Setup of tundra:
## ntt_16point
module ntt_16point(
    input wire clk,
    input wire rst,
    input wire start,
    input wire [111:0] data_in,
    output reg done,
    output reg [6:0] result_0,
    output reg [6:0] result_1,
    output reg [6:0] result_2,
    output reg [6:0] result_3,
    output reg [6:0] result_4,
    output reg [6:0] result_5,
    output reg [6:0] result_6,
    output reg [6:0] result_7,
    output reg [6:0] result_8,
    output reg [6:0] result_9,
    output reg [6:0] result_10,
    output reg [6:0] result_11,
    output reg [6:0] result_12,
    output reg [6:0] result_13,
    output reg [6:0] result_14,
    output reg [6:0] result_15
);
    localparam Q = 97;
    wire [6:0] omega [0:15];
    wire [6:0] input_data [0:15];
    reg [6:0] data [0:15];
    reg [3:0] stage;
    reg [4:0] i;
    reg computing;
    reg [3:0] m, k, j;
    reg [6:0] t, u, tw;
    reg [4:0] twiddle_idx;
    assign omega[0] = 1;
    assign omega[1] = 27;
    assign omega[2] = 50;
    assign omega[3] = 41;
    assign omega[4] = 96;
    assign omega[5] = 70;
    assign omega[6] = 47;
    assign omega[7] = 56;
    assign omega[8] = 1;
    assign omega[9] = 27;
    assign omega[10] = 50;
    assign omega[11] = 41;
    assign omega[12] = 96;
    assign omega[13] = 70;
    assign omega[14] = 47;
    assign omega[15] = 56;
    genvar gk;
    generate
        for (gk = 0; gk < 16; gk = gk + 1) begin : g_in
            assign input_data[gk] = data_in[7*gk +: 7];
        end
    endgenerate
    function [6:0] mod_mult;
        input [6:0] a;
        input [6:0] b;
        reg [13:0] temp;
        begin
            temp = a * b;
            mod_mult = temp % Q;
        end
  ...
Size in the first run: roughly 240 flip-flops, about 230 I/O pins, about 17000 sq um of cells after synthesis.
make LEC_CHECK=0 ABC_AREA=1 CAP_MARGIN=40 CELL_PAD_IN_SITES_DETAIL_PLACEMENT=0 CORE_MARGIN=2 CORE_UTILIZATION=72 CTS_CLUSTER_DIAMETER=346 CTS_CLUSTER_SIZE=15 GPL_ROUTABILITY_DRIVEN=1 HOLD_SLACK_MARGIN=0.3 PLACE_DENSITY_LB_ADDON=0.01 SETUP_SLACK_MARGIN=2.87 SLEW_MARGIN=0 finish   # period 10.1 ns
run.sh (not shown) runs the stock make flow with config.mk's settings and CLKGATE_MAP_FILE=.
tundra did not finish: a tool error stopped it during 3_5_place_dp.
Edits applied to the flow inputs when going from tundra to onyx:
Settings: GPL_ROUTABILITY_DRIVEN removed (was 1); TNS_END_PERCENT newly set to 5; HOLD_SLACK_MARGIN removed (was 0.3); SLEW_MARGIN changed from 0 to 20; CORE_UTILIZATION changed from 72 to 58; CTS_CLUSTER_DIAMETER removed (was 346); SETUP_SLACK_MARGIN changed from 2.87 to 2.37; CTS_CLUSTER_SIZE changed from 15 to 88; CELL_PAD_IN_SITES_DETAIL_PLACEMENT removed (was 0); PLACE_DENSITY_LB_ADDON removed (was 0.01); ABC_AREA removed (was 1); CAP_MARGIN changed from 40 to 20; the clock period (ns, I/O delays scaled along) changed from 10.1 to 8.72.
Notes after the runs:
onyx vs. tundra: number of primary I/O pins neither gained nor lost much; synthesized cell count lost about 20%; share of flip-flops with an asynchronous set or reset after synthesis neither gained nor lost much; routability congestion estimate from global placement lost 9.4%; number of cells in Yosys stat lost about 20%.
Looking at die area across both flows, onyx is the weaker of the two, with tundra ahead.
Taking tundra over onyx, the die span in y ratio works out to 0.904.
5_1_grt: onyx exited with error
onyx against tundra: parity-gate share of the synthesized area counting xor and xnor cells went up 0.60 points; summed standard-cell area reported by yosys went down 0.89%.
[inputs] quartz vs onyx
Settings: a change of CTS_CLUSTER_SIZE from 88 to 94; an added CTS_CLUSTER_DIAMETER of 354; a deleted SETUP_SLACK_MARGIN that had been 2.37; an added PLACE_DENSITY of 0.38; a change of CORE_UTILIZATION from 58 to 72; a change of TNS_END_PERCENT from 5 to 10; a change of the clock period (ns, I/O delays scaled along) from 8.72 to 8.16.
==> results <==
Diff onyx -> quartz: synthesis-stage register bit count about even; number of input and output port buffers inserted level.
[diff] core region area, quartz relative to onyx: improvement
Floorplan check, quartz vs onyx: die outline smaller in quartz
None of the runs quartz and onyx ends with a clean layout.
As the logs show, quartz stopped at 3_5_place_dp after a tool error, so it never reached the end of the flow.
> inputs changed (quartz -> juniper)
Settings: an added SETUP_SLACK_MARGIN of 1.87; a change of CORE_UTILIZATION from 72 to 69.
- juniper -> quartz: fraction of the mapped netlist area in adder cells delta 0, exact match
- As far as post-synthesis share of cell area spent on and, or, nand and nor gates goes, quartz and juniper are indistinguishable; the numbers are identical.
- Against quartz, area enclosed by the die boundary in juniper rose by a few percent.
- Sort quartz and juniper by core outline area, descending, and juniper comes first.
- As far as register bit count reported by yosys goes, juniper and quartz are indistinguishable; the numbers are identical.
- Reported for quartz and juniper, netlist area before placement turned out identical to the last digit.
- Per the comparison of juniper with quartz, die extent in y rose by 2.1%; net count of the mapped netlist stayed essentially flat; yosys synthesis chip area stayed essentially flat.
- juniper got as far as 4_1_cts, where a tool error ended the run.
- Stage in which a tool error killed quartz: 3_5_place_dp.
- Relative to quartz, the final weighted congestion in routability-driven placement of juniper is higher by 1.9%.
Input-level comparison between amber and juniper:
Settings: a deleted PLACE_DENSITY that had been 0.38; a deleted CTS_CLUSTER_DIAMETER that had been 354; a deleted SETUP_SLACK_MARGIN that had been 1.87; a change of CORE_UTILIZATION from 69 to 40; a deleted CTS_CLUSTER_SIZE that had been 94; a deleted TNS_END_PERCENT that had been 10; a change of the clock period (ns, I/O delays scaled along) from 8.16 to 16.0.
--- outcome ---
amber | stages: all done | timing, DRC, antenna: all pass. Looking at total instance count after detailed placement, amber sits 4.5% below juniper. amber -> juniper: number of storage elements in the synthesis netlist delta 0, exact match. Total placed instance area for amber: 11% down relative to juniper. In the tables for amber and juniper, effective utilization at floorplan reads lower with amber.
For ember, these inputs were changed with respect to amber:
Settings: putting CTS_CLUSTER_SIZE at 95 where nothing was set; putting PLACE_DENSITY at 0.37 where nothing was set; swapping 40 for 66 in CORE_UTILIZATION; swapping 16.0 for 12.8 in the clock period (ns, I/O delays scaled along).
==> comparison <==
Cell area reported after detailed placement in ember is 12% higher than in amber
Comparing amber against ember, there is no change at all in synthesized area.
ember does better than amber on placeable core region.
Among amber and ember, a clean, completed layout was produced by amber alone.
ember got as far as 4_1_cts, where a tool error ended the run.
Worst-case setup slack after placement deteriorates in ember relative to amber.
